## run.sh

```bash
#!/bin/bash
# the make line also repeats each setting of config.mk as NAME=value (left out here)
make -C /OpenROAD-flow-scripts/flow DESIGN_CONFIG=/design/flow/config.mk WORK_HOME=/design/flow/orfs CLKGATE_MAP_FILE= finish
```

## config.mk

```make
export PLATFORM = sky130hd
export DESIGN_NAME = IOTDF
export DESIGN_NICKNAME = IOTDF
export VERILOG_FILES = /design/flow/design.v
export SDC_FILE = /design/flow/constraint.sdc
export NUM_CORES = 4
export LEC_CHECK = 0
export CAP_MARGIN = 20
export CORE_MARGIN = 2
export CORE_UTILIZATION = 57
export SLEW_MARGIN = 20
```

## constraint.sdc

```tcl
create_clock -name core_clock -period 5.18 [get_ports {clk}]
set_input_delay 1.0360 -clock core_clock [delete_from_list [all_inputs] [get_ports {clk}]]
set_output_delay 1.0360 -clock core_clock [all_outputs]
set_load 0.01 [all_outputs]
```

## design.v

```verilog
module cgate(
        input   clk,
        input   enable,
        output  func_en
        );
        assign func_en  = (enable)? 1'b1:1'b0;
endmodule
module ctrl(
        input                   clk,
        input                   rst,
        input                   in_en,
        input      [2:0]        fn_sel,
        input                   out_en,
        output reg              busy,
        output reg              valid,
        output reg [3:0]        cnt_cycle,   
        output reg [2:0]        cnt_data   
        );
        parameter WAIT = 2'b00, IN_CAL = 2'b01, OUT = 2'b10;
        reg [1:0] cstate, nstate;
        always@(posedge clk, posedge rst)begin
                if(rst)
                        cnt_cycle <= 4'b0;
                else if(cstate == IN_CAL)
                        cnt_cycle <= cnt_cycle + 1;
        end
        always@(posedge clk, posedge rst)begin
                if(rst)
                        cnt_data <= 3'b0;
                else if(cnt_cycle == 4'd15)
                        cnt_data <= cnt_data + 1;
        end
        always@(posedge clk, posedge rst)begin
                if(rst)
                        cstate <= WAIT;
                else
                        cstate <= nstate;
        end
        always@*begin
                case(cstate)
                        WAIT:begin
                                nstate = IN_CAL;
                        end
                        IN_CAL:begin
                                case(fn_sel)
                                        3'b001, 3'b010, 3'b011:begin
                                                if((cnt_cycle == 4'd15)&&(cnt_data == 3'd7))
                                                        nstate = OUT;
                                                else if(cnt_cycle == 4'd15)
                                                        nstate = WAIT;
                                                else
                                                        nstate = IN_CAL;
                                        end
                                        default:begin 
                                                if(cnt_cycle == 4'd15)
                                                        nstate = WAIT;
                                                else
                                                        nstate = IN_CAL;
                                        end
                                endcase
                        end
                        OUT:
                                nstate = IN_CAL;
                        default:
                                nstate = WAIT;
                endcase
        end
        always@*begin   
                case(cstate)
                        WAIT:begin
                                busy = 1'b0;
                                valid = (out_en  && (fn_sel != 3'b111) && (fn_sel != 3'b110));
                        end
                        IN_CAL:begin
                                busy = (cnt_cycle == 4'd15);
                                if((fn_sel == 3'b111) || (fn_sel == 3'b110))
                                        valid = (out_en && (cnt_cycle == 4'd1));
                                else
                                        valid = out_en;
                        end
                        OUT:begin
                                busy = 1'b0;
                                valid = 1'b1;
                        end
                        default:begin
                                busy = 1'b0;
                                valid = 1'b0;
                        end
                endcase
        end
endmodule
module mux_out(
        input           outf4_en,
        input           outf5_en,
        input           outf6_en,
        input           outf7_en,
        input   [2:0]   fn_sel,
        output reg      out_en
        );
        always@*begin
                case(fn_sel)
                        3'b100:out_en = outf4_en;
                        3'b101:out_en = outf5_en;
                        3'b110:out_en = outf6_en;
                        3'b111:out_en = outf7_en;
                        default:out_en = 1'b0;
                endcase
        end
endmodule
module f1(
        input                   clk,
        input                   rst,
        input                   f1_en,
        input                   valid,
        input [127:0]           data,
        input [3:0]             cnt_cycle,
        input [2:0]             cnt_data,
        output reg[127:0]       out_f1
        );
        reg [127:0]     buff;
        always@(posedge clk, posedge rst)begin
                if(rst)
                        buff <= 128'b0;
                else if(f1_en && (cnt_cycle == 4'd15) && (cnt_data != 3'd0) && (data > buff))
                        buff <= data;
                else if(f1_en && (cnt_cycle == 4'd0) &&(cnt_data == 3'd0))   
                        buff <= 128'b0;
        end
        always@*begin
                if(f1_en)begin
                        if(valid)
                                out_f1 = (buff > data)? buff:data;
                        else
                                out_f1 = 128'b0;
                end
                else
                        out_f1 = 128'b0;
        end
endmodule        
module f2(
        input                   clk,
        input                   rst,
        input                   f2_en,
        input                   valid,
        input [127:0]           data,
        input [3:0]             cnt_cycle,
        input [2:0]             cnt_data,
        output reg[127:0]       out_f2
        );
        reg [127:0]     buff;
        always@(posedge clk, posedge rst)begin
                if(rst)
                        buff <= 128'hFFFF_FFFF_FFFF_FFFF_FFFF_FFFF_FFFF_FFFF;
                else if(f2_en && (cnt_cycle == 4'd15) && (cnt_data != 3'd0) && (data < buff))
                        buff <= data;
                else if(f2_en && (cnt_cycle == 4'd0) && (cnt_data == 3'd0))   
                        buff <= 128'hFFFF_FFFF_FFFF_FFFF_FFFF_FFFF_FFFF_FFFF;
        end
        always@*begin
                if(f2_en)begin
                        if(valid)
                                out_f2 = (buff < data)? buff:data;
                        else
                                out_f2 = 128'b0;
                end
                else
                        out_f2 = 128'b0;
        end
endmodule        
module f3(
        input                   clk,
        input                   rst,
        input                   f3_en,
        input                   valid,
        input [127:0]           data,
        input [3:0]             cnt_cycle,
        input [2:0]             cnt_data,
        output reg[127:0]       out_f3
        );
        reg [130:0]     buff;
        always@(posedge clk, posedge rst)begin
                if(rst)
                        buff <= 131'b0;
                else if(f3_en && (cnt_cycle == 4'd15) && (cnt_data != 3'd0))
                        buff <= buff + data;
                else if(f3_en && (cnt_cycle == 4'd0) &&(cnt_data == 3'd0))   
                        buff <= 131'b0;
        end
        always@*begin
                if(f3_en)begin
                        if(valid)
                                out_f3 = ((buff+data) >> 3);
                        else
                                out_f3 = 128'b0;
                end
                else
                        out_f3 = 128'b0;
        end
endmodule
module f4(
        input                   f4_en,
        input [127:0]           data,
        input [3:0]             cnt_cycle,
        output reg              outf4_en,
        output reg[127:0]       out_f4
        );
        parameter LOW  = 128'h6FFF_FFFF_FFFF_FFFF_FFFF_FFFF_FFFF_FFFF;
        parameter HIGH = 128'hAFFF_FFFF_FFFF_FFFF_FFFF_FFFF_FFFF_FFFF;
        always@*begin
                if(f4_en)begin
                        if((cnt_cycle == 4'd1) && (data > LOW) && (data < HIGH))
                                outf4_en = 1'b1;
                        else
                                outf4_en = 1'b0;
                end
                else
                        outf4_en = 1'b0;
        end
        always@*begin
                if(outf4_en)
                        out_f4 = data;
                else
                        out_f4 = 128'b0;
        end
endmodule
module f5(
        input                   f5_en,
        input [127:0]           data,
        input [3:0]             cnt_cycle,
        output reg              outf5_en,
        output reg[127:0]       out_f5
        );
        parameter LOW  = 128'h7FFF_FFFF_FFFF_FFFF_FFFF_FFFF_FFFF_FFFF;
        parameter HIGH = 128'hBFFF_FFFF_FFFF_FFFF_FFFF_FFFF_FFFF_FFFF;
        always@*begin
                if(f5_en)begin
                        if((cnt_cycle == 4'd1) && (data[15:0] != 16'd0) && ((data < LOW) || (data > HIGH)))
                                outf5_en = 1'b1;
                        else
                                outf5_en = 1'b0;
                end
                else
                        outf5_en = 1'b0;
        end
        always@*begin
                if(outf5_en)
                        out_f5 = data;
                else
                        out_f5 = 128'b0;
        end
endmodule
module f6(
        input                   clk,
        input                   rst,
        input                   f6_en,
        input [127:0]           data,
        input [3:0]             cnt_cycle,
        input [2:0]             cnt_data,
        output reg              outf6_en,
        output reg[127:0]       out_f6
        );
        reg [127:0]             buff, buff_pmax;
        reg                     flag;
        always@(posedge clk, posedge rst)begin
                if(rst)
                        buff <= 128'b0;
                else if(f6_en && (cnt_cycle == 4'd1) && (cnt_data != 3'd0) && (data > buff))
                        buff <= data;
                else if(f6_en && (cnt_cycle == 4'd0) && (cnt_data == 3'd0))   
                        buff <= data;
        end
        always@(posedge clk, posedge rst)begin
                if(rst)begin
                        buff_pmax <= 128'b0;
                        flag <= 1'b0;
                end
                else if(f6_en &&   (buff > buff_pmax))begin
                        buff_pmax <= buff;
                        flag <= 1'b1;
                end
                else if(f6_en && cnt_data == 3'd1)
                        flag <= 1'b0;
        end
        always@*begin
                if(f6_en)begin
                        if(flag && (cnt_data == 3'b0))
                                outf6_en = 1'b1;
                        else
                                outf6_en = 1'b0;
                end
                else
                        outf6_en = 1'b0;
        end
        always@*begin
                if(outf6_en)
                        out_f6 = buff_pmax;
                else
                        out_f6 = 128'b0;
        end
endmodule
module f7(
        input                   clk,
        input                   rst,
        input                   f7_en,
        input [127:0]           data,
        input [3:0]             cnt_cycle,
        input [2:0]             cnt_data,
        output reg              outf7_en,
        output reg[127:0]       out_f7
        );
        reg [127:0]             buff, buff_pmin;
        reg                     flag;
        always@(posedge clk, posedge rst)begin
                if(rst)
                        buff <= 128'hFFFF_FFFF_FFFF_FFFF_FFFF_FFFF_FFFF_FFFF;
                else if(f7_en && (cnt_cycle == 4'd15) && (cnt_data != 3'd0) && (data < buff) && (data != 128'b0))
                        buff <= data;
                else if(f7_en && (cnt_cycle == 4'd0) && (cnt_data == 3'd0) && (data != 128'b0))   
                        buff <= data;
        end
        always@(posedge clk, posedge rst)begin
                if(rst)begin
                        buff_pmin <= 128'hFFFF_FFFF_FFFF_FFFF_FFFF_FFFF_FFFF_FFFF;
                        flag <= 1'b0;
                end
                else if(f7_en &&  (buff < buff_pmin))begin
                        buff_pmin <= buff;
                        flag <= 1'b1;
                end
                else if(f7_en && cnt_data == 3'd1)
                        flag <= 1'b0;
        end
        always@*begin
                if(f7_en)begin
                        if(flag && (cnt_data == 3'd0))
                                outf7_en = 1'b1;
                        else
                                outf7_en = 1'b0;
                end
                else
                        outf7_en = 1'b0;
        end
        always@*begin
                if(outf7_en)
                        out_f7 = (data<buff_pmin)? data:buff_pmin;     
                else
                        out_f7 = 128'b0;
        end
endmodule
module proc(
        input                   clk,
        input                   f1_en,
        input                   f2_en,
        input                   f3_en,
        input                   f4_en,
        input                   f5_en,
        input                   f6_en,
        input                   f7_en,
        input                   rst,
        input                   in_en,
        input                   valid,
        input [7:0]             iot_in,
        input [2:0]             fn_sel,
        input [3:0]             cnt_cycle,
        input [2:0]             cnt_data,
        output                  out_en,
        output reg[127:0]       iot_out
        );
        integer i;
        wire [127:0]    out_f1, out_f2, out_f3, out_f4, out_f5, out_f6, out_f7;
        wire            outf4_en, outf5_en, outf6_en, outf7_en;
        reg  [127:0]    mem;
        reg  [7:0]      buf_in[14:0];
        f1 max(.clk(clk),
               .rst(rst),
               .f1_en(f1_en),
               .data(mem),
               .valid(valid),
               .cnt_cycle(cnt_cycle),
               .cnt_data(cnt_data),
               .out_f1(out_f1)
               );
        f2 min(.clk(clk),
               .rst(rst),
               .f2_en(f2_en),
               .data(mem),
               .valid(valid),
               .cnt_cycle(cnt_cycle),
               .cnt_data(cnt_data),
               .out_f2(out_f2)
               );
        f3 avg(.clk(clk),
               .rst(rst),
               .f3_en(f3_en),
               .valid(valid),
               .data(mem),
               .cnt_cycle(cnt_cycle),
               .cnt_data(cnt_data),
               .out_f3(out_f3)
               );
       f4 ext(.f4_en(f4_en),
               .data(mem),
               .cnt_cycle(cnt_cycle),
               .outf4_en(outf4_en),
               .out_f4(out_f4)
               );
        f5 exc(.f5_en(f5_en),
               .data(mem),
               .cnt_cycle(cnt_cycle),
               .outf5_en(outf5_en),
               .out_f5(out_f5)
               );
        f6 p_max(.clk(clk),
                 .rst(rst),
                 .f6_en(f6_en),
                 .data(mem),
                 .cnt_cycle(cnt_cycle),
                 .cnt_data(cnt_data),
                 .outf6_en(outf6_en),
                 .out_f6(out_f6)
                 );
        f7 p_min(.clk(clk),
                 .rst(rst),
                 .f7_en(f7_en),
                 .data(mem),
                 .cnt_cycle(cnt_cycle),
                 .cnt_data(cnt_data),
                 .outf7_en(outf7_en),
                 .out_f7(out_f7)
                 );
       mux_out mux_out(.outf4_en(outf4_en),
                        .outf5_en(outf5_en),
                        .outf6_en(outf6_en),
                        .outf7_en(outf7_en),
                        .fn_sel(fn_sel),
                        .out_en(out_en)
                        );
        always@(posedge clk, posedge rst)begin
                if(rst)begin
                        mem <= 128'b0;
                        for(i = 0; i < 15; i = i + 1)
                                buf_in[i] <= 8'b0;
                end
                else if(cnt_cycle == 4'd15)
                        mem <= {buf_in[0],  buf_in[1],  buf_in[2],   buf_in[3], buf_in[4], buf_in[5],
                                buf_in[6],  buf_in[7],  buf_in[8],   buf_in[9], buf_in[10], buf_in[11],
                                buf_in[12], buf_in[13], buf_in[14],  iot_in};
                else if(in_en)begin
                        buf_in[cnt_cycle] <= iot_in;
                end
        end
        always@*begin
                case(fn_sel)
                        3'b001:iot_out = out_f1;
                        3'b010:iot_out = out_f2;
                        3'b011:iot_out = out_f3;
                        3'b100:iot_out = out_f4;
                        3'b101:iot_out = out_f5;
                        3'b110:iot_out = out_f6;
                        3'b111:iot_out = out_f7;
                        default: iot_out = 128'd0;
                endcase
        end
endmodule
module IOTDF( clk, rst, in_en, iot_in, fn_sel, busy, valid, iot_out);
        input          clk;
        input          rst;
        input          in_en;
        input  [7:0]   iot_in;
        input  [2:0]   fn_sel;
        output         busy;
        output         valid;
        output [127:0] iot_out;
        wire [3:0] cnt_cycle;
        wire [2:0] cnt_data;
        wire out_en;
        wire f1_en, f2_en, f3_en, f4_en, f5_en, f6_en, f7_en;
        ctrl ctrl0(.clk(clk),
                   .rst(rst),
                   .in_en(in_en),
                   .fn_sel(fn_sel),
                   .out_en(out_en),
                   .busy(busy),
                   .valid(valid),
                   .cnt_cycle(cnt_cycle),
                   .cnt_data(cnt_data)
                   );
        proc proc0(.clk(clk),
                   .f1_en(f1_en),
                   .f2_en(f2_en),
                   .f3_en(f3_en),
                   .f4_en(f4_en),
                   .f5_en(f5_en),
                   .f6_en(f6_en),
                   .f7_en(f7_en),
                   .rst(rst),
                   .valid(valid),
                   .in_en(in_en),
                   .iot_in(iot_in),
                   .fn_sel(fn_sel),
                   .cnt_cycle(cnt_cycle),
                   .cnt_data(cnt_data),
                   .out_en(out_en),
                   .iot_out(iot_out)
                   );
        cgate cg_f1(.clk(clk),
                    .enable(fn_sel == 3'b001),
                    .func_en(f1_en)
                    );
        cgate cg_f2(.clk(clk),
                    .enable(fn_sel == 3'b010),
                    .func_en(f2_en)
                    );
        cgate cg_f3(.clk(clk),
                    .enable(fn_sel == 3'b011),
                    .func_en(f3_en)
                    );
        cgate cg_f4(.clk(clk),
                    .enable(fn_sel == 3'b100),
                    .func_en(f4_en)
                    );
        cgate cg_f5(.clk(clk),
                    .enable(fn_sel == 3'b101),
                    .func_en(f5_en)
                    );
        cgate cg_f6(.clk(clk),
                    .enable(fn_sel == 3'b110),
                    .func_en(f6_en)
                    );
        cgate cg_f7(.clk(clk),
                    .enable(fn_sel == 3'b111),
                    .func_en(f7_en)
                    );
endmodule
```

==> datasheet_impl.txt, run 1 <==
Physical implementation characteristics

Parameter                              Value

Layout
  Post-layout utilization of the core .................. 75.4%
  Count of fill cells added during filler insertion .................. 9,907
  Count of placed standard cells in the final layout, fillers left out .................. 12,100
  Multi-input logic area .................. 48,900 um^2
  Synthesis-to-layout area growth .................. 31.9%
  Area used by sequential logic in the layout .................. 29,500 um^2
  Final design area excluding fillers .................. 106,000 um^2
  Total Nets Final .................. 11,200

Drt
  Violation count after the first detailed-route iteration .................. 9,272
  Total vias in the final route .................. 79,500
  Drt total wl .................. 346,000 um
  Avg Vias per Cell .................. 6.55
  Total DRC errors in the routed layout .................. 0
  Post-detailed-route wirelength per cell .................. 28.5 um
  Post-DRT Antenna Nets .................. 0
  Iteration tally of the first detailed-router pass .................. 10

Synth
  Yosys adder share .................. 16.0%
  Post-synthesis register bit count .................. 1,159
  Register area share after synthesis .................. 36.6%
  Top cells by area in the synthesized netlist .................. sky130_fd_sc_hd__dfrtp_1 24%, sky130_fd_sc_hd__ha_1 16%, sky130_fd_sc_hd__dfstp_2 13%
  Average cell area after synthesis .................. 9.68 um^2
  Xor/xnor cell area share of the yosys netlist .................. 1.39%
  And-or/or-and share of the synthesized area .................. 19.4%
  Yosys warning tally .................. 11
  Post-synthesis share of cell area spent on and, or, nand and nor gates .................. 9.45%
  Share of cell area taken by muxes after synthesis .................. 11.1%
  Unique cell types .................. 118
  Cell count in the Yosys report .................. 8,328
  Async SR Flop Fraction .................. 100%
  Largest family of logic cells by area .................. AND-OR/OR-AND gates
  Most common reg cell .................. sky130_fd_sc_hd__dfrtp_1
  Yosys stat chip area .................. 80,600 um^2
  Post-synthesis instance area .................. 80,600 um^2
  Floorplan Nets .................. 9,372
  Top cell types by occurrence after synthesis .................. 1,029 x sky130_fd_sc_hd__ha_1, 841 x sky130_fd_sc_hd__inv_1, 774 x sky130_fd_sc_hd__dfrtp_1
  Cell count after synthesis .................. 8,328
  Share of the synthesized area in the top cell type .................. 24.0%
  Most common cell in the synthesized netlist .................. sky130_fd_sc_hd__ha_1
  Largest area contributor in the synthesized netlist .................. sky130_fd_sc_hd__dfrtp_1
  Number of enable flip-flop cells .................. 0

Worst setup path
  Cells traversed along the worst timing path .................. inv_2 -> ha_4 -> nand4_1 -> nor2_2 -> a2111oi_4 -> a2111oi_4 -> or4_4 -> a21boi_4 -> o2111ai_4 -> o21a_4 -> nor2_4 -> nor2_4 -> buf_12 -> buf_16 -> a222oi_1 -> o21ai_1 -> buf_2
  Worst path required time .................. 4.14 ns
  Crit path launch type .................. flip-flop
  Internal reg-to-reg setup slack .................. 0 ns
  Count of cell instances traversed by the critical path .................. 17
  Largest delay contributor family on the critical path .................. AND-OR/OR-AND gates
  Startpoint of the lowest-slack register-to-register path .................. proc0.p_min.buff_pmin[121]$_DFFE_PP1P_
  Critical path class .................. reg2out
  Depth of the worst register-to-register path .................. 19
  Nature of the critical path endpoint .................. output pin
  Endpoint of the most critical register-to-register path .................. proc0.p_min.buff_pmin[83]$_DFFE_PP1P_
  Largest fanout of any net on the critical path .................. 7
  Endpoint arrival time on the critical path .................. 5.04 ns
  Slowest stage cell, crit path .................. sky130_fd_sc_hd__a222oi_1
  Setup crit end .................. iot_out[74]
  Crit path launch .................. proc0.p_min.buff_pmin[37]$_DFFE_PP1P_
  Largest stage delay, worst path .................. 0.57 ns
  Number of buffer and inverter instances along the worst setup path .................. 4

Hold path
  Hold depth .................. 1
  Start point of the worst hold path .................. proc0.buf_in[2][3]$_DFFE_PP0P_
  Worst-case hold path end point .................. proc0.mem[107]$_DFFE_PP0P_
  Hold/Removal Path Class .................. reg2reg

Floorplan
  Cell Rows .................. 138
  Number of I/O pins .................. 144
  Area of the chip .................. 145,000 um^2
  Core utilization before placement .................. 57.2%
  Die span in y .................. 380 um
  Area of the core .................. 141,000 um^2
  Chip width .................. 380 um

Clock tree
  Clock edge transition at the registers on the reported setup and hold paths .................. 0.06 ns
  Cell at the root of the clock tree .................. sky130_fd_sc_hd__clkbuf_16
  Clock tree from TritonCTS .................. yes
  Maximum number of buffers from clock root to sink .................. 3
  Inserted Clock Buffers .................. 137
  Source-to-sink clock delay at the later pin of the worst-skew pair .................. 0.82 ns
  Hold buffers post-CTS .................. 0
  Clock sinks .................. 1,159
  Depth of the CTS H-tree .................. 4

Power
  Total power density per cell area .................. 362 nW/um^2
  Combinational group share of total power .................. 42.2%
  Sequential logic power .................. 11.8 mW
  Switching power share of the total .................. 38.2%
  Clock group power .................. 10.4 mW
  Combinational Power .................. 16.2 mW
  Worst supply voltage drop on vdd .................. 0.000457 V
  Clock share of power .................. 27.1%
  Internal Dissipation .................. 23.8 mW
  Leak Pwr .................. 53.7 nW
  Register share of total power .................. 30.7%
  Top power group .................. combinational cells
  Power Total .................. 38.5 mW
  Sw Pwr .................. 14.7 mW

Global routing
  Vias in the first global route .................. 78,900
  Number of antenna violations at the first check in global routing .................. 23
  Global-route wire length before repair .................. 505,000 um
  Pin count of the biggest net entering global routing .................. 134
  Global-route total usage across every layer .................. 46.4%
  Global route total overflow .................. 0

Final timing
  Maximum frequency from static timing analysis .................. 165 MHz
  Number of setup violations in the final report .................. 164
  Post-route setup slack .................. -0.894 ns
  Tightest Pin Transition .................. 1.33 ns
  Final clock period utilization by the worst path .................. 117%
  Clock tree skew after final layout .................. 0.0372 ns
  Sum of negative setup slack .................. -93.73 ns
  Hold Vio Cnt, Final .................. 0
  Headroom to the max-slew limit .................. 11.0%
  Total count of max-transition violations in the final report .................. 0
  Minimum clock period after layout .................. 6.07 ns
  Unrepaired setup endpoints after global routing .................. yes

Placed design
  Post-Place Cells .................. 11,700
  DP HPWL .................. 250,000 um
  IO buf count .................. 143
  Final RePlAce weighted congestion .................. 1.05
  Total cell area at the placement stage .................. 96,700 um^2

Job
  Max Cap Viol .................. 0
  Number of warnings in the stage logs .................. 46

Run status
  Failing layout criteria .................... negative setup slack
  Status .................. complete, but fails checks
layout make-up:
class,count,area share (%)
diodes,11,0.0259
multi-input cells,5940,45.9
inverters,842,2.97
flip-flops and latches,1159,27.7
well taps,1890,2.22
clock inverters,70,0.802
repair buffers,2043,16.7
clock buffers,185,3.65
per-stage QoR:
stage	worst slack, ns	hold slack (ns)
3_5_place_dp	-1.21	0.475
5_1_grt	-0.974	0.512
2_1_floorplan	-11.54	0.454
4_1_cts	-0.825	0.488
6_report	-0.894	0.490
3_3_place_gp	-1.51	0.468
per-layer routing:
layer  track usage (%)  wire, um
met1              59.8    133000
met2              69.5    148000
met3              12.7     39500
met4              28.1     25000
met5                 0       208
repair_timing:
| action | in CTS | in global routing |
|---|---|---|
| cloned | 22 | 2 |
| buffers inserted | 143 | 69 |
| endpoints found under the hold margin | 0 | 0 |
| resized | 1071 | 260 |
| pin swaps | 233 | 171 |
| setup endpoints to repair | 129 | 209 |
==> inputs of run 2 (changes only) <==
Settings changed: ABC_AREA set to 1, CORE_MARGIN 2 to 8, CORE_UTILIZATION 57 to 53, MAX_ROUTING_LAYER set to met5, PLACE_DENSITY_LB_ADDON set to 0.11, SLEW_MARGIN 20 to 10.
Clock period 5.18 ns to 6.42 ns, I/O delays scaled along.
==> datasheet_impl.txt, run 2 <==
Physical implementation characteristics

Parameter                              Value

Job
  Max Cap Viol .................. 0 (unchanged)
  Number of warnings in the stage logs .................. 61 (+33%)

Final timing
  Minimum clock period after layout .................. 6.48 ns
  Maximum frequency from static timing analysis .................. 154 MHz
  Hold slack final .................. 0.469 ns (-0.0213 ns)
  Clock tree skew after final layout .................. 0.0559 ns (+0.0187 ns)
  Number of setup violations in the final report .................. 2 (-99%)
  Final clock period utilization by the worst path .................. 101% (-16 points)
  Headroom to the max-slew limit .................. 17.0% (+6.0 points)
  Hold Vio Cnt, Final .................. 0 (unchanged)
  Post-route setup slack .................. -0.0564 ns (+0.837 ns)
  Tightest Pin Transition .................. 1.23 ns (-0.0905 ns)
  Total count of max-transition violations in the final report .................. 0 (unchanged)

Clock tree
  Source-to-sink clock delay at the later pin of the worst-skew pair .................. 0.84 ns (+0.02 ns)
  Inserted Clock Buffers .................. 139 (+1.5%)
  Clock edge transition at the registers on the reported setup and hold paths .................. 0.06 ns (about the same)
  Cell at the root of the clock tree .................. sky130_fd_sc_hd__clkbuf_16
  Clock tree from TritonCTS .................. yes
  Clock sinks .................. 1,159 (unchanged)
  Depth of the CTS H-tree .................. 4 (unchanged)
  Maximum number of buffers from clock root to sink .................. 3 (unchanged)

Worst setup path
  Worst path required time .................. 5.14 ns (+1.00 ns)
  Critical path class .................. reg2out
  Largest delay contributor family on the critical path .................. simple AND/OR/NAND/NOR gates
  Count of cell instances traversed by the critical path .................. 13 (-4)
  Internal reg-to-reg setup slack .................. 1.05 ns (+1.05 ns)
  Number of buffer and inverter instances along the worst setup path .................. 2 (-2)
  Endpoint of the most critical register-to-register path .................. proc0.p_max.flag$_DFFE_PP0P_
  Largest fanout of any net on the critical path .................. 9 (+2)
  Nature of the critical path endpoint .................. output pin
  Crit path launch .................. proc0.mem[44]$_DFFE_PP0P_
  Setup crit end .................. iot_out[45]
  Startpoint of the lowest-slack register-to-register path .................. proc0.p_max.buff[127]$_DFFE_PP0P_
  Endpoint arrival time on the critical path .................. 5.19 ns (+0.15 ns)
  Cells traversed along the worst timing path .................. ha_1 -> nand2_1 -> nor2_1 -> inv_1 -> o21ai_0 -> a21oi_1 -> nand3_1 -> xor2_1 -> nand2_1 -> nand3_1 -> nand2_1 -> nand2_1 -> clkdlybuf4s50_1
  Depth of the worst register-to-register path .................. 11 (-8)
  Slowest stage cell, crit path .................. sky130_fd_sc_hd__o21ai_0
  Worst path most repeated cell .................. sky130_fd_sc_hd__nand2_1
  Crit path launch type .................. flip-flop
  Largest stage delay, worst path .................. 0.71 ns (+0.14 ns)

Layout
  Synthesis-to-layout area growth .................. 11.5%
  Multi-input logic area .................. 53,300 um^2 (+9.1%)
  Total Nets Final .................. 14,600 (+30%)
  Count of placed standard cells in the final layout, fillers left out .................. 16,000 (+31%)
  Post-layout utilization of the core .................. 59.5% (-16 points)
  Area used by sequential logic in the layout .................. 29,500 um^2 (about the same)
  Count of fill cells added during filler insertion .................. 16,100 (+63%)

Synth
  Unique cell types .................. 49 (-58%)
  Floorplan Nets .................. 14,600 (+56%)
  And-or/or-and share of the synthesized area .................. 10.3% (-9.1 points)
  Most common cell in the synthesized netlist .................. sky130_fd_sc_hd__nand2_1
  Average cell area after synthesis .................. 6.74 um^2 (-30%)
  Yosys warning tally .................. 11 (unchanged)
  Cell count after synthesis .................. 13,600 (+63%)
  Largest family of logic cells by area .................. simple AND/OR/NAND/NOR gates
  Async SR Flop Fraction .................. 100% (unchanged)
  Post-synthesis share of cell area spent on and, or, nand and nor gates .................. 32.5% (+23 points)
  Xor/xnor cell area share of the yosys netlist .................. 0.614% (-0.78 points)
  Register area share after synthesis .................. 32.3% (-4.3 points)
  Yosys stat chip area .................. 91,400 um^2 (+13%)
  Share of cell area taken by muxes after synthesis .................. 0% (-11 points)
  Post-synthesis instance area .................. 91,400 um^2 (+13%)
  Share of the synthesized area in the top cell type .................. 21.2% (-2.8 points)
  Post-synthesis register bit count .................. 1,159 (unchanged)
  Top cells by area in the synthesized netlist .................. sky130_fd_sc_hd__dfrtp_1 21%, sky130_fd_sc_hd__nand2_1 16%, sky130_fd_sc_hd__ha_1 14%
  Top cell types by occurrence after synthesis .................. 3,939 x sky130_fd_sc_hd__nand2_1, 1,757 x sky130_fd_sc_hd__inv_1, 1,681 x sky130_fd_sc_hd__nand3_1
  Cell count in the Yosys report .................. 13,600 (+63%)
  Yosys adder share .................. 14.1% (-1.9 points)
  Number of enable flip-flop cells .................. 0 (unchanged)
  Most common reg cell .................. sky130_fd_sc_hd__dfrtp_1
  Largest area contributor in the synthesized netlist .................. sky130_fd_sc_hd__dfrtp_1

Global routing
  Pin count of the biggest net entering global routing .................. 146 (+9.0%)
  GRT met1 Usage .................. 54.8% (-5.0 points)
  Global Route met3 Usage .................. 8.92% (-3.8 points)
  Global-route wire length before repair .................. 579,000 um (+15%)
  Number of antenna violations at the first check in global routing .................. 19 (-17%)
  Global route hottest layer .................. met2
  Global-route total usage across every layer .................. 40.4% (-5.9 points)
  Vias in the first global route .................. 91,700 (+16%)
  Global routing met2 resource utilization .................. 62.0% (-7.5 points)
  Global route total overflow .................. 0 (unchanged)

Hold path
  Hold depth .................. 2 (+1)
  Start point of the worst hold path .................. proc0.buf_in[14][7]$_DFFE_PP0P_
  Hold/Removal Path Class .................. reg2reg
  Worst-case hold path end point .................. proc0.mem[15]$_DFFE_PP0P_

Drt
  Iteration tally of the first detailed-router pass .................. 9 (-1)
  Drt total wl .................. 390,000 um (+13%)
  Post-DRT Antenna Nets .................. 0 (unchanged)
  Post-detailed-route wirelength per cell .................. 24.5 um (-14%)
  Avg Vias per Cell .................. 6.04 (-7.7%)
  Total vias in the final route .................. 96,500 (+21%)
  Violation count after the first detailed-route iteration .................. 11,700 (+27%)
  Total DRC errors in the routed layout .................. 0 (unchanged)

Power
  Total power density per cell area .................. 229 nW/um^2 (-37%)
  Combinational group share of total power .................. 26.5% (-16 points)
  Internal Dissipation .................. 14.9 mW (-37%)
  Clock group power .................. 8.64 mW (-20%)
  Worst supply voltage drop on vdd .................. 0.000347 V (-24%)
  Clock share of power .................. 37.1% (+10 points)
  Top power group .................. the clock network
  Leak Pwr .................. 51.5 nW (-4.1%)
  Switching power share of the total .................. 35.9% (-2.3 points)
  Register share of total power .................. 36.4% (+5.7 points)
  Sw Pwr .................. 8.37 mW (-43%)
  Combinational Power .................. 6.17 mW (-62%)
  Sequential logic power .................. 8.48 mW (-28%)

Floorplan
  Core utilization before placement .................. 53.3% (-3.9 points)
  Area of the chip .................. 186,000 um^2 (+29%)
  Cell Rows .................. 152 (+10%)
  Die span in y .................. 431 um (+13%)
  Number of I/O pins .................. 144 (unchanged)
  Chip width .................. 431 um (+13%)
  Area of the core .................. 171,000 um^2 (+21%)

Placed design
  Final RePlAce weighted congestion .................. 1.08 (+3.7%)
  IO buf count .................. 143 (unchanged)
  DP HPWL .................. 299,000 um (+20%)
  Dpl ws .................. 0.350 ns (+1.56 ns)
  Post-Place Cells .................. 15,700 (+34%)

Run status
  Failing layout criteria .................... negative setup slack
  Status .................. complete, but fails checks
==> run 2: layer usage <==
metal	wire, um	vias up
met1	161000	46100
met5	77	-
met4	20500	14
met3	40200	999
met2	169000	5354
li1	-	44000
==> run 2: per-stage QoR <==
| stage | power, mW | instance area (um^2) | TNS (ns) |
|---|---|---|---|
| 2_1_floorplan | 12.2 | 91400 | - |
| 3_3_place_gp | 14.2 | 96200 | 0 |
| 3_5_place_dp | 14.4 | 96400 | 0 |
| 4_1_cts | 23.1 | 102000 | 0 |
| 5_1_grt | 24.2 | 102000 | -0.101 |
| 6_report | 23.3 | 102000 | -0.0725 |
==> run 2: area by class of cell <==
type	instances	share of cell area, %
well taps	2310	2.84
diodes	13	0.0319
multi-input cells	10000	52.3
clock inverters	66	0.909
clock buffers	193	3.92
flip-flops and latches	1159	29.0
inverters	1773	6.54
repair buffers	445	4.49
==> run 2: what timing repair did <==
| action | 4_1_cts | 5_1_grt |
|---|---|---|
| gates cloned | 1 | 0 |
| gates resized | 39 | 75 |
| buffers inserted | 7 | 3 |
| pin swaps | 5 | 6 |
| setup endpoints to repair | 129 | 128 |
| hold buffers | 0 | 0 |
==> inputs of run 3 (changes only) <==
Settings changed: ABC_AREA 1 to not set, CORE_MARGIN 8 to 2, CORE_UTILIZATION 53 to 14, MAX_ROUTING_LAYER met5 to not set, PLACE_DENSITY_LB_ADDON 0.11 to not set, SLEW_MARGIN 10 to 20.
Clock period 6.42 ns to 13.8 ns, I/O delays scaled along.
==> datasheet_impl.txt, run 3 <==
Physical implementation characteristics

Parameter                              Value

Job
  Number of warnings in the stage logs .................. 56 (-8.2%)
  Max Cap Viol .................. 0 (unchanged)

Power
  Combinational group share of total power .................. 36.9% (+10 points)
  Worst supply voltage drop on vdd .................. 0.000167 V (-52%)
  Register share of total power .................. 35.3% (-1.1 points)
  Clock share of power .................. 27.9% (-9.2 points)
  Top power group .................. combinational cells
  Clock group power .................. 3.52 mW (-59%)
  Sequential logic power .................. 4.46 mW (-47%)
  Switching power share of the total .................. 38.6% (+2.7 points)
  Total power density per cell area .................. 132 nW/um^2 (-42%)
  Leak Pwr .................. 43.5 nW (-15%)
  Power Total .................. 12.6 mW (-46%)
  Combinational Power .................. 4.65 mW (-25%)
  Sw Pwr .................. 4.88 mW (-42%)
  Internal Dissipation .................. 7.75 mW (-48%)

Worst setup path
  Endpoint arrival time on the critical path .................. 8.65 ns (+3.46 ns)
  Largest stage delay, worst path .................. 0.98 ns (+0.27 ns)
  Critical path class .................. in2out
  Cells traversed along the worst timing path .................. clkdlybuf4s50_1 -> nand2_1 -> nor2_1 -> nand3_1 -> a31oi_1 -> nor3_4 -> inv_2 -> nand2_1 -> buf_4 -> o21bai_2 -> a221oi_1 -> o311ai_1 -> clkdlybuf4s50_1
  Number of buffer and inverter instances along the worst setup path .................. 4 (+2)
  Largest delay contributor family on the critical path .................. buffers and inverters
  Nature of the critical path endpoint .................. output pin
  Startpoint of the lowest-slack register-to-register path .................. proc0.mem[45]$_DFFE_PP0P_
  Internal reg-to-reg setup slack .................. 6.89 ns (+5.84 ns)
  Setup crit end .................. iot_out[126]
  Depth of the worst register-to-register path .................. 14 (+3)
  Crit path launch .................. fn_sel[2]
  Largest fanout of any net on the critical path .................. 17 (+8)
  Worst path required time .................. 11.04 ns (+5.90 ns)
  Slowest stage cell, crit path .................. sky130_fd_sc_hd__clkdlybuf4s50_1
  Crit path launch type .................. primary input
  Endpoint of the most critical register-to-register path .................. proc0.min.buff[85]$_DFFE_PP1P_
  Count of cell instances traversed by the critical path .................. 13 (unchanged)

Drt
  Drt total wl .................. 333,000 um (-15%)
  Total vias in the final route .................. 68,100 (-29%)
  Post-detailed-route wirelength per cell .................. 20.7 um (-15%)
  Iteration tally of the first detailed-router pass .................. 10 (+1)
  Total DRC errors in the routed layout .................. 0 (unchanged)
  Post-DRT Antenna Nets .................. 0 (unchanged)
  Avg Vias per Cell .................. 4.24 (-30%)
  Violation count after the first detailed-route iteration .................. 6,308 (-46%)

Floorplan
  Area of the core .................. 574,000 um^2 (+230%)
  Number of I/O pins .................. 144 (unchanged)
  Die span in y .................. 763 um (+77%)
  Chip width .................. 763 um (+77%)
  Area of the chip .................. 582,000 um^2 (+210%)
  Cell Rows .................. 278 (+83%)
  Core utilization before placement .................. 14.1% (-39 points)

Global routing
  Number of antenna violations at the first check in global routing .................. 21 (+2)
  Vias in the first global route .................. 67,800 (-26%)
  Global route total overflow .................. 0 (unchanged)
  Global-route wire length before repair .................. 479,000 um (-17%)
  Global-route total usage across every layer .................. 11.0% (-29 points)
  Pin count of the biggest net entering global routing .................. 159 (+8.9%)

Synth
  Top cell types by occurrence after synthesis .................. 1,029 x sky130_fd_sc_hd__ha_1, 841 x sky130_fd_sc_hd__inv_1, 774 x sky130_fd_sc_hd__dfrtp_1
  Cell count after synthesis .................. 8,328 (-39%)
  Yosys adder share .................. 16.0% (+1.9 points)
  Largest family of logic cells by area .................. AND-OR/OR-AND gates
  Yosys warning tally .................. 11 (unchanged)
  Share of cell area taken by muxes after synthesis .................. 11.1% (+11 points)
  Cell count in the Yosys report .................. 8,328 (-39%)
  Post-synthesis register bit count .................. 1,159 (unchanged)
  Most common reg cell .................. sky130_fd_sc_hd__dfrtp_1
  Post-synthesis share of cell area spent on and, or, nand and nor gates .................. 9.45% (-23 points)
  Top cells by area in the synthesized netlist .................. sky130_fd_sc_hd__dfrtp_1 24%, sky130_fd_sc_hd__ha_1 16%, sky130_fd_sc_hd__dfstp_2 13%
  Async SR Flop Fraction .................. 100% (unchanged)
  Yosys stat chip area .................. 80,600 um^2 (-12%)
  Xor/xnor cell area share of the yosys netlist .................. 1.39% (+0.78 points)
  Post-synthesis instance area .................. 80,600 um^2 (-12%)
  Register area share after synthesis .................. 36.6% (+4.3 points)
  And-or/or-and share of the synthesized area .................. 19.4% (+9.1 points)
  Average cell area after synthesis .................. 9.68 um^2 (+44%)
  Share of the synthesized area in the top cell type .................. 24.0% (+2.8 points)
  Largest area contributor in the synthesized netlist .................. sky130_fd_sc_hd__dfrtp_1
  Most common cell in the synthesized netlist .................. sky130_fd_sc_hd__ha_1
  Number of enable flip-flop cells .................. 0 (unchanged)
  Unique cell types .................. 118 (+140%)
  Floorplan Nets .................. 9,372 (-36%)

Clock tree
  Depth of the CTS H-tree .................. 3 (-1)
  Clock sinks .................. 1,159 (unchanged)
  Clock edge transition at the registers on the reported setup and hold paths .................. 0.06 ns (about the same)
  Cell at the root of the clock tree .................. sky130_fd_sc_hd__clkbuf_16
  Hold buffers post-CTS .................. 0 (unchanged)
  Post-CTS Repair Setup Buffers .................. 0 (-7)
  Maximum number of buffers from clock root to sink .................. 3 (unchanged)
  Post-CTS resize count .................. 0 (-100%)
  Source-to-sink clock delay at the later pin of the worst-skew pair .................. 0.75 ns (-0.09 ns)
  Clock tree from TritonCTS .................. yes
  Inserted Clock Buffers .................. 113 (-19%)

Placed design
  IO buf count .................. 143 (unchanged)
  Post-Place Cells .................. 15,800 (+1.0%)
  Final RePlAce weighted congestion .................. 0.960 (-12%)
  Total cell area at the placement stage .................. 91,500 um^2 (-5.1%)
  DP HPWL .................. 253,000 um (-16%)

Final timing
  Total count of max-transition violations in the final report .................. 0 (unchanged)
  Maximum frequency from static timing analysis .................. 87.6 MHz
  Hold Vio Cnt, Final .................. 0 (unchanged)
  Tightest Pin Transition .................. 1.16 ns (-0.0713 ns)
  Headroom to the max-slew limit .................. 21.8% (+4.8 points)
  Final clock period utilization by the worst path .................. 82.7% (-18 points)
  Clock tree skew after final layout .................. 0.0357 ns (-0.0203 ns)
  Number of setup violations in the final report .................. 0 (-2)
  Minimum clock period after layout .................. 11.41 ns
  Unrepaired setup endpoints after global routing .................. no

Layout
  Count of fill cells added during filler insertion .................. 63,700 (+300%)
  Final design area excluding fillers .................. 95,600 um^2 (-6.2%)
  Total Nets Final .................. 9,439 (-35%)
  Count of placed standard cells in the final layout, fillers left out .................. 16,100 (+0.64%)
  Synthesis-to-layout area growth .................. 18.6%

Hold path
  Start point of the worst hold path .................. proc0.avg.buff[117]$_DFFE_PP0P_
  Worst-case hold path end point .................. proc0.avg.buff[117]$_DFFE_PP0P_
  Hold/Removal Path Class .................. reg2reg
  Hold depth .................. 2 (unchanged)

Run status
  Status .................. timing/DRC/antenna clean
==> run 3: per-stage QoR <==
step	setup TNS (ns)	hold slack (ns)	worst slack [ns]	utilization [%]
floorplan	-3649.57	0.454	-4.65	-
global placement	0	0.467	2.60	15.9
detailed placement	0	0.475	2.49	16.0
CTS	0	0.489	2.50	16.7
global route	0	0.506	2.37	16.7
finish	0	0.487	2.39	16.7
==> run 3: area by class of cell <==
class,count,area [um^2],share of cell area (%)
clock buffers,162,3320,3.47
clock inverters,53,741,0.775
multi-input cells,5940,46400,48.6
inverters,842,3160,3.31
repair buffers,339,3010,3.15
flip-flops and latches,1159,29500,30.8
well taps,7560,9460,9.89
diodes,8,20.0,0.0209
==> run 3: metal layers <==
| metal | GRT usage (%) | share of wire, % | vias up |
|---|---|---|---|
| met5 | 0 | 0.0096 | - |
| met4 | 7.48 | 8.0 | 6 |
| met3 | 1.87 | 6.3 | 695 |
| met2 | 18.6 | 47 | 2474 |
| met1 | 12.6 | 38 | 34200 |
| li1 | - | - | 30700 |
==> inputs of run 4 (changes only) <==
Settings changed: CAP_MARGIN 20 to 5, CORE_ASPECT_RATIO set to 0.55, CORE_UTILIZATION 14 to 70, CTS_CLUSTER_SIZE set to 49, PLACE_DENSITY_LB_ADDON set to 0.0, SETUP_SLACK_MARGIN set to 1.7.
Clock period 13.8 ns to 5.89 ns, I/O delays scaled along.
==> datasheet_impl.txt, run 4 <==
Physical design parameters

Parameter                              Value

Synth
  Post-synthesis register bit count .................. 1,159 (unchanged)
  Share of the synthesized area in the top cell type .................. 24.0% (unchanged)
  Xor/xnor cell area share of the yosys netlist .................. 1.39% (unchanged)
  Register area share after synthesis .................. 36.6% (unchanged)
  Largest family of logic cells by area .................. AND-OR/OR-AND gates
  Yosys warning tally .................. 11 (unchanged)
  Share of cell area taken by muxes after synthesis .................. 11.1% (unchanged)
  Post-synthesis instance area .................. 80,600 um^2 (unchanged)
  Average cell area after synthesis .................. 9.68 um^2 (unchanged)
  Async SR Flop Fraction .................. 100% (unchanged)
  Yosys adder share .................. 16.0% (unchanged)
  Unique cell types .................. 118 (unchanged)
  Post-synthesis share of cell area spent on and, or, nand and nor gates .................. 9.45% (unchanged)
  Cell count after synthesis .................. 8,328 (unchanged)
  Top cell types by occurrence after synthesis .................. 1,029 x sky130_fd_sc_hd__ha_1, 841 x sky130_fd_sc_hd__inv_1, 774 x sky130_fd_sc_hd__dfrtp_1
  Yosys stat chip area .................. 80,600 um^2 (unchanged)
  And-or/or-and share of the synthesized area .................. 19.4% (unchanged)
  Top cells by area in the synthesized netlist .................. sky130_fd_sc_hd__dfrtp_1 24%, sky130_fd_sc_hd__ha_1 16%, sky130_fd_sc_hd__dfstp_2 13%
  Cell count in the Yosys report .................. 8,328 (unchanged)
  Floorplan Nets .................. 9,372 (unchanged)
  Most common cell in the synthesized netlist .................. sky130_fd_sc_hd__ha_1
  Most common reg cell .................. sky130_fd_sc_hd__dfrtp_1
  Largest area contributor in the synthesized netlist .................. sky130_fd_sc_hd__dfrtp_1
  Number of enable flip-flop cells .................. 0 (unchanged)

Run status
  Error message .................. [ERROR GRT-0232] Routing congestion too high. Check the congestion heatmap in the GUI.
  Status .................. aborted with a tool error
  Halt Stage .................. global routing (5_1_grt)

Clock tree
  Cell at the root of the clock tree .................. sky130_fd_sc_hd__clkbuf_16
  Clock sinks .................. 1,159 (unchanged)
  Depth of the CTS H-tree .................. 3 (unchanged)
  Inserted Clock Buffers .................. 109 (-3.5%)
  Maximum number of buffers from clock root to sink .................. 3 (unchanged)

Placed design
  Final RePlAce weighted congestion .................. 1.09 (+13%)
  Dpl ws .................. -0.519 ns (-3.01 ns)
  DP HPWL .................. 253,000 um (+0.30%)
  IO buf count .................. 143 (unchanged)

Floorplan
  Number of I/O pins .................. 144 (unchanged)
  Cell Rows .................. 92 (-67%)
  Die span in y .................. 256 um (-66%)
  Core utilization before placement .................. 70.5% (+56 points)
  Chip width .................. 462 um (-39%)
  Area of the chip .................. 118,000 um^2 (-80%)
  Area of the core .................. 114,000 um^2 (-80%)

Global routing
  Global-route total usage across every layer .................. 79.3%
  Global route total overflow .................. 285
[run 4: metrics by stage]
step                      setup TNS [ns]  cell area (um^2)  util, %  power, mW  cells
after floorplan                        -             80700        -       17.1   8328
after detailed placement          -62.18             89300     78.1       21.9  10500
after CTS                         -22.52             97000     84.8       30.7  10800
after global placement            -30.33             89300     78.0       21.2  10500
[run 4: repair_timing]
item | in CTS
gates resized | 1088
hold endpoints to repair | 0
gates cloned | 21
hold buffers | 0
endpoints found under the setup margin | 900
setup buffers | 157
pin swaps | 232
[run 4: per-layer routing]
layer  track usage, %  overflow
met1             84.6        45
met2             89.7       100
met3             69.5        41
met4             65.7        92
met5             49.9         7
==> inputs of run 5 (changes only) <==
Settings changed: CAP_MARGIN 5 to 20, CORE_ASPECT_RATIO 0.55 to not set, CORE_UTILIZATION 70 to 66, CTS_CLUSTER_DIAMETER set to 97, CTS_CLUSTER_SIZE 49 to not set, MAX_ROUTING_LAYER set to met4, PLACE_DENSITY_LB_ADDON 0.0 to not set, SETUP_SLACK_MARGIN 1.7 to 0.81.
Clock period 5.89 ns to 6.78 ns, I/O delays scaled along.
==> datasheet_impl.txt, run 5 <==
Physical implementation characteristics

Parameter                              Value

Run status
  Failing layout criteria .................... negative setup slack
  Status .................. complete, but fails checks

Final timing
  Clock tree skew after final layout .................. 0.0337 ns
  Post-route setup slack .................. -0.245 ns
  Number of setup violations in the final report .................. 68
  Maximum frequency from static timing analysis .................. 142 MHz
  Hold Vio Cnt, Final .................. 0
  Final clock period utilization by the worst path .................. 104%
  Headroom to the max-slew limit .................. 14.4%
  Unrepaired setup endpoints after global routing .................. yes
  Minimum clock period after layout .................. 7.03 ns
  Sum of negative setup slack .................. -5.68 ns
  Total count of max-transition violations in the final report .................. 0
  Tightest Pin Transition .................. 1.28 ns

Worst setup path
  Slowest stage cell, crit path .................. sky130_fd_sc_hd__dfstp_2
  Largest delay contributor family on the critical path .................. AND-OR/OR-AND gates
  Startpoint of the lowest-slack register-to-register path .................. proc0.p_min.buff[1]$_DFFE_PP1P_
  Worst path required time .................. 5.42 ns
  Nature of the critical path endpoint .................. output pin
  Cells traversed along the worst timing path .................. inv_4 -> ha_4 -> nand4_1 -> buf_4 -> nor2_2 -> a2111oi_4 -> a2111oi_2 -> or4_4 -> a21boi_4 -> buf_6 -> o2111ai_4 -> o21a_1 -> buf_6 -> nor2_4 -> nor2_4 -> buf_12 -> buf_12 -> buf_16 -> a222oi_1 -> o21ai_1 -> buf_2
  Depth of the worst register-to-register path .................. 14
  Crit path launch .................. proc0.p_min.buff_pmin[34]$_DFFE_PP1P_
  Largest fanout of any net on the critical path .................. 7
  Count of cell instances traversed by the critical path .................. 21
  Internal reg-to-reg setup slack .................. 0.32 ns
  Number of buffer and inverter instances along the worst setup path .................. 8
  Setup crit end .................. iot_out[8]
  Critical path class .................. reg2out
  Endpoint of the most critical register-to-register path .................. proc0.p_min.buff[41]$_DFFE_PP1P_
  Endpoint arrival time on the critical path .................. 5.67 ns
  Largest stage delay, worst path .................. 0.57 ns
  Crit path launch type .................. flip-flop

Synth
  Share of cell area taken by muxes after synthesis .................. 11.1% (unchanged)
  Top cell types by occurrence after synthesis .................. 1,029 x sky130_fd_sc_hd__ha_1, 841 x sky130_fd_sc_hd__inv_1, 774 x sky130_fd_sc_hd__dfrtp_1
  Largest area contributor in the synthesized netlist .................. sky130_fd_sc_hd__dfrtp_1
  Number of enable flip-flop cells .................. 0 (unchanged)
  Cell count in the Yosys report .................. 8,328 (unchanged)
  Unique cell types .................. 118 (unchanged)
  Yosys warning tally .................. 11 (unchanged)
  Cell count after synthesis .................. 8,328 (unchanged)
  And-or/or-and share of the synthesized area .................. 19.4% (unchanged)
  Post-synthesis share of cell area spent on and, or, nand and nor gates .................. 9.45% (unchanged)
  Post-synthesis register bit count .................. 1,159 (unchanged)
  Largest family of logic cells by area .................. AND-OR/OR-AND gates
  Average cell area after synthesis .................. 9.68 um^2 (unchanged)
  Yosys stat chip area .................. 80,600 um^2 (unchanged)
  Most common reg cell .................. sky130_fd_sc_hd__dfrtp_1
  Top cells by area in the synthesized netlist .................. sky130_fd_sc_hd__dfrtp_1 24%, sky130_fd_sc_hd__ha_1 16%, sky130_fd_sc_hd__dfstp_2 13%
  Async SR Flop Fraction .................. 100% (unchanged)
  Yosys adder share .................. 16.0% (unchanged)
  Register area share after synthesis .................. 36.6% (unchanged)
  Floorplan Nets .................. 9,372 (unchanged)
  Most common cell in the synthesized netlist .................. sky130_fd_sc_hd__ha_1
  Xor/xnor cell area share of the yosys netlist .................. 1.39% (unchanged)
  Post-synthesis instance area .................. 80,600 um^2 (unchanged)
  Share of the synthesized area in the top cell type .................. 24.0% (unchanged)

Layout
  Count of placed standard cells in the final layout, fillers left out .................. 10,700
  Area used by sequential logic in the layout .................. 29,500 um^2
  Post-layout utilization of the core .................. 78.7%
  Count of fill cells added during filler insertion .................. 7,495
  Multi-input logic area .................. 48,600 um^2
  Synthesis-to-layout area growth .................. 18.6%
  Total Nets Final .................. 9,942

Clock tree
  Cell at the root of the clock tree .................. sky130_fd_sc_hd__clkbuf_16
  Clock edge transition at the registers on the reported setup and hold paths .................. 0.07 ns
  Depth of the CTS H-tree .................. 4 (+1)
  Clock sinks .................. 1,159 (unchanged)
  Source-to-sink clock delay at the later pin of the worst-skew pair .................. 0.80 ns
  Maximum number of buffers from clock root to sink .................. 3 (unchanged)
  Clock tree from TritonCTS .................. yes
  Hold buffers post-CTS .................. 0 (unchanged)
  Inserted Clock Buffers .................. 135 (+24%)

Hold path
  Worst-case hold path end point .................. proc0.avg.buff[60]$_DFFE_PP0P_
  Hold depth .................. 2
  Hold/Removal Path Class .................. reg2reg
  Start point of the worst hold path .................. proc0.avg.buff[60]$_DFFE_PP0P_

Placed design
  IO buf count .................. 143 (unchanged)
  Dpl ws .................. -0.0479 ns (+0.471 ns)
  Post-Place Cells .................. 10,100 (-3.3%)
  DP HPWL .................. 224,000 um (-12%)
  Final RePlAce weighted congestion .................. 1.04 (-4.0%)

Floorplan
  Number of I/O pins .................. 144 (unchanged)
  Chip width .................. 354 um (-23%)
  Core utilization before placement .................. 66.3% (-4.1 points)
  Cell Rows .................. 128 (+39%)
  Die span in y .................. 354 um (+38%)
  Area of the core .................. 122,000 um^2 (+6.2%)
  Area of the chip .................. 125,000 um^2 (+5.9%)

Drt
  Iteration tally of the first detailed-router pass .................. 20
  Drt total wl .................. 332,000 um
  Post-DRT Antenna Nets .................. 0
  Post-detailed-route wirelength per cell .................. 31.1 um
  Violation count after the first detailed-route iteration .................. 12,700
  Avg Vias per Cell .................. 7.24
  Total vias in the final route .................. 77,300
  Total DRC errors in the routed layout .................. 0

Job
  Number of warnings in the stage logs .................. 68
  Max Cap Viol .................. 0

Global routing
  Vias in the first global route .................. 74,800
  Global-route wire length before repair .................. 471,000 um
  Pin count of the biggest net entering global routing .................. 157
  Global-route total usage across every layer .................. 51.3%
  Number of antenna violations at the first check in global routing .................. 30
  Global route total overflow .................. 0

Power
  Combinational Power .................. 10.9 mW
  Top power group .................. combinational cells
  Power Total .................. 27.7 mW
  Worst supply voltage drop on vdd .................. 0.000547 V
  Sw Pwr .................. 10.9 mW
  Clock share of power .................. 27.8%
  Total power density per cell area .................. 290 nW/um^2
  Clock group power .................. 7.70 mW
  Internal Dissipation .................. 16.8 mW
  Sequential logic power .................. 9.16 mW
  Register share of total power .................. 33.1%
  Combinational group share of total power .................. 39.2%
  Switching power share of the total .................. 39.4%
  Leak Pwr .................. 47.2 nW
[run 5: through the flow]
step                      hold slack, ns  instance area (um^2)
after floorplan                    0.454                 80700
after global placement             0.466                 86000
after detailed placement           0.479                 86000
after CTS                          0.492                 92800
after global routing               0.509                 95600
final                              0.489                 95600
[run 5: what timing repair did]
item                                    in CTS  in global routing
hold endpoints to repair                     0                  0
gates resized                              622                497
endpoints found under the setup margin     177                243
setup buffers                              118                141
gates cloned                                10                  8
pin swaps                                  105                158
[run 5: metal layers]
| metal | up-vias | share of wire (%) | track usage (%) |
|---|---|---|---|
| met1 | 37100 | 36 | 63.6 |
| met3 | 1938 | 14 | 15.9 |
| li1 | 31800 | - | - |
| met4 | 0 | 8.4 | 32.0 |
| met5 | - | 0 | - |
| met2 | 6467 | 42 | 73.1 |
[run 5: area by class of cell]
type	instances	share of cell area (%)
multi-input cells	5940	50.9
well taps	1625	2.13
clock inverters	54	0.682
repair buffers	820	7.89
flip-flops and latches	1159	30.9
clock buffers	194	4.07
inverters	842	3.34
diodes	46	0.120
==> inputs of run 6 (changes only) <==
Settings changed: CAP_MARGIN 20 to 0, CTS_CLUSTER_DIAMETER 97 to not set, MAX_ROUTING_LAYER met4 to not set, SETUP_SLACK_MARGIN 0.81 to not set.
Clock period 6.78 ns to 6.14 ns, I/O delays scaled along.
==> datasheet_impl.txt, run 6 <==
Physical implementation characteristics

Parameter                              Value

Run status
  Status .................. complete, but fails checks
  Failing layout criteria .................... negative setup slack

Drt
  Violation count after the first detailed-route iteration .................. 11,700 (-7.6%)
  Total DRC errors in the routed layout .................. 0 (unchanged)
  Total vias in the final route .................. 78,700 (+1.7%)
  Post-DRT Antenna Nets .................. 0 (unchanged)
  Avg Vias per Cell .................. 7.33 (+1.2%)
  Drt total wl .................. 339,000 um (+2.1%)
  Post-detailed-route wirelength per cell .................. 31.6 um (+1.6%)
  Iteration tally of the first detailed-router pass .................. 16 (-20%)

Global routing
  Global route total overflow .................. 0 (unchanged)
  Global-route total usage across every layer .................. 51.3% (about the same)
  Pin count of the biggest net entering global routing .................. 152 (-3.2%)
  Global-route wire length before repair .................. 485,000 um (+2.9%)
  Vias in the first global route .................. 76,900 (+2.8%)
  Number of antenna violations at the first check in global routing .................. 25 (-17%)

Synth
  Async SR Flop Fraction .................. 100% (unchanged)
  And-or/or-and share of the synthesized area .................. 19.4% (unchanged)
  Yosys stat chip area .................. 80,600 um^2 (unchanged)
  Post-synthesis instance area .................. 80,600 um^2 (unchanged)
  Share of the synthesized area in the top cell type .................. 24.0% (unchanged)
  Top cells by area in the synthesized netlist .................. sky130_fd_sc_hd__dfrtp_1 24%, sky130_fd_sc_hd__ha_1 16%, sky130_fd_sc_hd__dfstp_2 13%
  Floorplan Nets .................. 9,372 (unchanged)
  Post-synthesis share of cell area spent on and, or, nand and nor gates .................. 9.45% (unchanged)
  Post-synthesis register bit count .................. 1,159 (unchanged)
  Largest family of logic cells by area .................. AND-OR/OR-AND gates
  Cell count in the Yosys report .................. 8,328 (unchanged)
  Register area share after synthesis .................. 36.6% (unchanged)
  Yosys adder share .................. 16.0% (unchanged)
  Number of enable flip-flop cells .................. 0 (unchanged)
  Share of cell area taken by muxes after synthesis .................. 11.1% (unchanged)
  Cell count after synthesis .................. 8,328 (unchanged)
  Average cell area after synthesis .................. 9.68 um^2 (unchanged)
  Top cell types by occurrence after synthesis .................. 1,029 x sky130_fd_sc_hd__ha_1, 841 x sky130_fd_sc_hd__inv_1, 774 x sky130_fd_sc_hd__dfrtp_1
  Unique cell types .................. 118 (unchanged)
  Most common reg cell .................. sky130_fd_sc_hd__dfrtp_1
  Xor/xnor cell area share of the yosys netlist .................. 1.39% (unchanged)
  Largest area contributor in the synthesized netlist .................. sky130_fd_sc_hd__dfrtp_1
  Most common cell in the synthesized netlist .................. sky130_fd_sc_hd__ha_1
  Yosys warning tally .................. 11 (unchanged)

Worst setup path
  Largest fanout of any net on the critical path .................. 6 (-1)
  Largest delay contributor family on the critical path .................. AND-OR/OR-AND gates
  Worst path required time .................. 4.91 ns (-0.51 ns)
  Nature of the critical path endpoint .................. output pin
  Internal reg-to-reg setup slack .................. -0.18 ns (-0.50 ns)
  Crit path launch .................. proc0.mem[43]$_DFFE_PP0P_
  Crit path launch type .................. flip-flop
  Startpoint of the lowest-slack register-to-register path .................. proc0.mem[1]$_DFFE_PP0P_
  Count of cell instances traversed by the critical path .................. 19 (-9.5%)
  Endpoint of the most critical register-to-register path .................. proc0.p_min.buff[41]$_DFFE_PP1P_
  Depth of the worst register-to-register path .................. 14 (unchanged)
  Cells traversed along the worst timing path .................. buf_6 -> ha_4 -> nand4_1 -> inv_1 -> a221oi_2 -> o211ai_1 -> a211oi_2 -> a31oi_1 -> buf_4 -> nor3_4 -> buf_8 -> buf_6 -> buf_8 -> buf_4 -> mux2i_1 -> o22ai_1 -> a21oi_2 -> o21ai_2 -> buf_2
  Endpoint arrival time on the critical path .................. 5.53 ns (-0.14 ns)
  Number of buffer and inverter instances along the worst setup path .................. 8 (unchanged)
  Setup crit end .................. iot_out[65]
  Critical path class .................. reg2out
  Largest stage delay, worst path .................. 0.60 ns (+0.03 ns)
  Slowest stage cell, crit path .................. sky130_fd_sc_hd__mux2i_1

Layout
  Total Nets Final .................. 10,000 (+0.79%)
  Final design area excluding fillers .................. 96,300 um^2 (+0.70%)
  Synthesis-to-layout area growth .................. 19.4%

Hold path
  Start point of the worst hold path .................. proc0.avg.buff[60]$_DFFE_PP0P_
  Worst-case hold path end point .................. proc0.avg.buff[60]$_DFFE_PP0P_
  Hold/Removal Path Class .................. reg2reg
  Hold depth .................. 2 (unchanged)

Placed design
  Dpl ws .................. -0.283 ns (-0.235 ns)
  Total cell area at the placement stage .................. 87,300 um^2 (+1.5%)
  Final RePlAce weighted congestion .................. 1.05 (+0.82%)
  IO buf count .................. 143 (unchanged)
  DP HPWL .................. 229,000 um (+2.4%)

Final timing
  Maximum frequency from static timing analysis .................. 148 MHz
  Number of setup violations in the final report .................. 225 (+230%)
  Final clock period utilization by the worst path .................. 110% (+6.4 points)
  Sum of negative setup slack .................. -35.54 ns (-29.86 ns)
  Post-route setup slack .................. -0.614 ns (-0.369 ns)
  Headroom to the max-slew limit .................. 10.9% (-3.4 points)
  Minimum clock period after layout .................. 6.75 ns
  Clock tree skew after final layout .................. 0.0407 ns (+0.00703 ns)
  Unrepaired setup endpoints after global routing .................. yes
  Tightest Pin Transition .................. 1.32 ns (+0.0391 ns)
  Hold Vio Cnt, Final .................. 0 (unchanged)
  Total count of max-transition violations in the final report .................. 0 (unchanged)

Floorplan
  Area of the chip .................. 125,000 um^2 (unchanged)
  Cell Rows .................. 128 (unchanged)
  Chip width .................. 354 um (unchanged)
  Area of the core .................. 122,000 um^2 (unchanged)
  Core utilization before placement .................. 66.3% (unchanged)
  Number of I/O pins .................. 144 (unchanged)
  Die span in y .................. 354 um (unchanged)

Power
  Clock share of power .................. 28.3% (+0.5 points)
  Sequential logic power .................. 10.1 mW (+10%)
  Internal Dissipation .................. 18.7 mW (+11%)
  Worst supply voltage drop on vdd .................. 0.000558 V (+2.0%)
  Leak Pwr .................. 47.5 nW (+0.75%)
  Clock group power .................. 8.81 mW (+14%)
  Register share of total power .................. 32.5% (-0.6 points)
  Power Total .................. 31.1 mW (+12%)
  Top power group .................. combinational cells
  Combinational group share of total power .................. 39.2% (about the same)
  Total power density per cell area .................. 323 nW/um^2 (+11%)
  Sw Pwr .................. 12.4 mW (+13%)
  Switching power share of the total .................. 39.8% (+0.44 points)
  Combinational Power .................. 12.2 mW (+10%)

Clock tree
  Clock tree from TritonCTS .................. yes
  Inserted Clock Buffers .................. 133 (-1.5%)
  Hold buffers post-CTS .................. 0 (unchanged)
  Cell at the root of the clock tree .................. sky130_fd_sc_hd__clkbuf_16
  Depth of the CTS H-tree .................. 4 (unchanged)
  Source-to-sink clock delay at the later pin of the worst-skew pair .................. 0.84 ns (+0.04 ns)
  Clock sinks .................. 1,159 (unchanged)
  Maximum number of buffers from clock root to sink .................. 3 (unchanged)
  Clock edge transition at the registers on the reported setup and hold paths .................. 0.08 ns (about the same)

Job
  Number of warnings in the stage logs .................. 53 (-22%)
  Max Cap Viol .................. 0 (unchanged)
[run 6: cell type report]
| class | count | area (um^2) |
|---|---|---|
| antenna | 23 | 57.6 |
| clock buffer | 184 | 3830 |
| sequential | 1159 | 29500 |
| clock inverter | 63 | 878 |
| multi-input combinational | 5940 | 48600 |
| timing repair buffer | 901 | 8140 |
| inverter | 842 | 3200 |
| fill | 7360 | 25300 |
| tap | 1625 | 2030 |
[run 6: routing by layer]
layer | wire length [um] | track usage, %
met4 | 29300 | 34.1
met3 | 47800 | 16.4
met2 | 142000 | 75.5
met5 | 216 | 0
met1 | 120000 | 64.9
[run 6: timing repair]
item | 4_1_cts | 5_1_grt
setup endpoints to repair | 128 | 128
gates cloned | 12 | 7
pin swaps | 155 | 137
buffers inserted | 127 | 73
resized | 795 | 403
[run 6: stage by stage]
stage                     std cells  hold slack, ns  utilization (%)
final                         10700           0.492             79.2
after detailed placement      10300           0.475             71.8
after global routing          10700           0.514             79.2
after floorplan                8328           0.454                -
after global placement        10300           0.466             71.8
after CTS                     10600           0.489             77.9
Power is estimated from default activity; no workload was simulated.
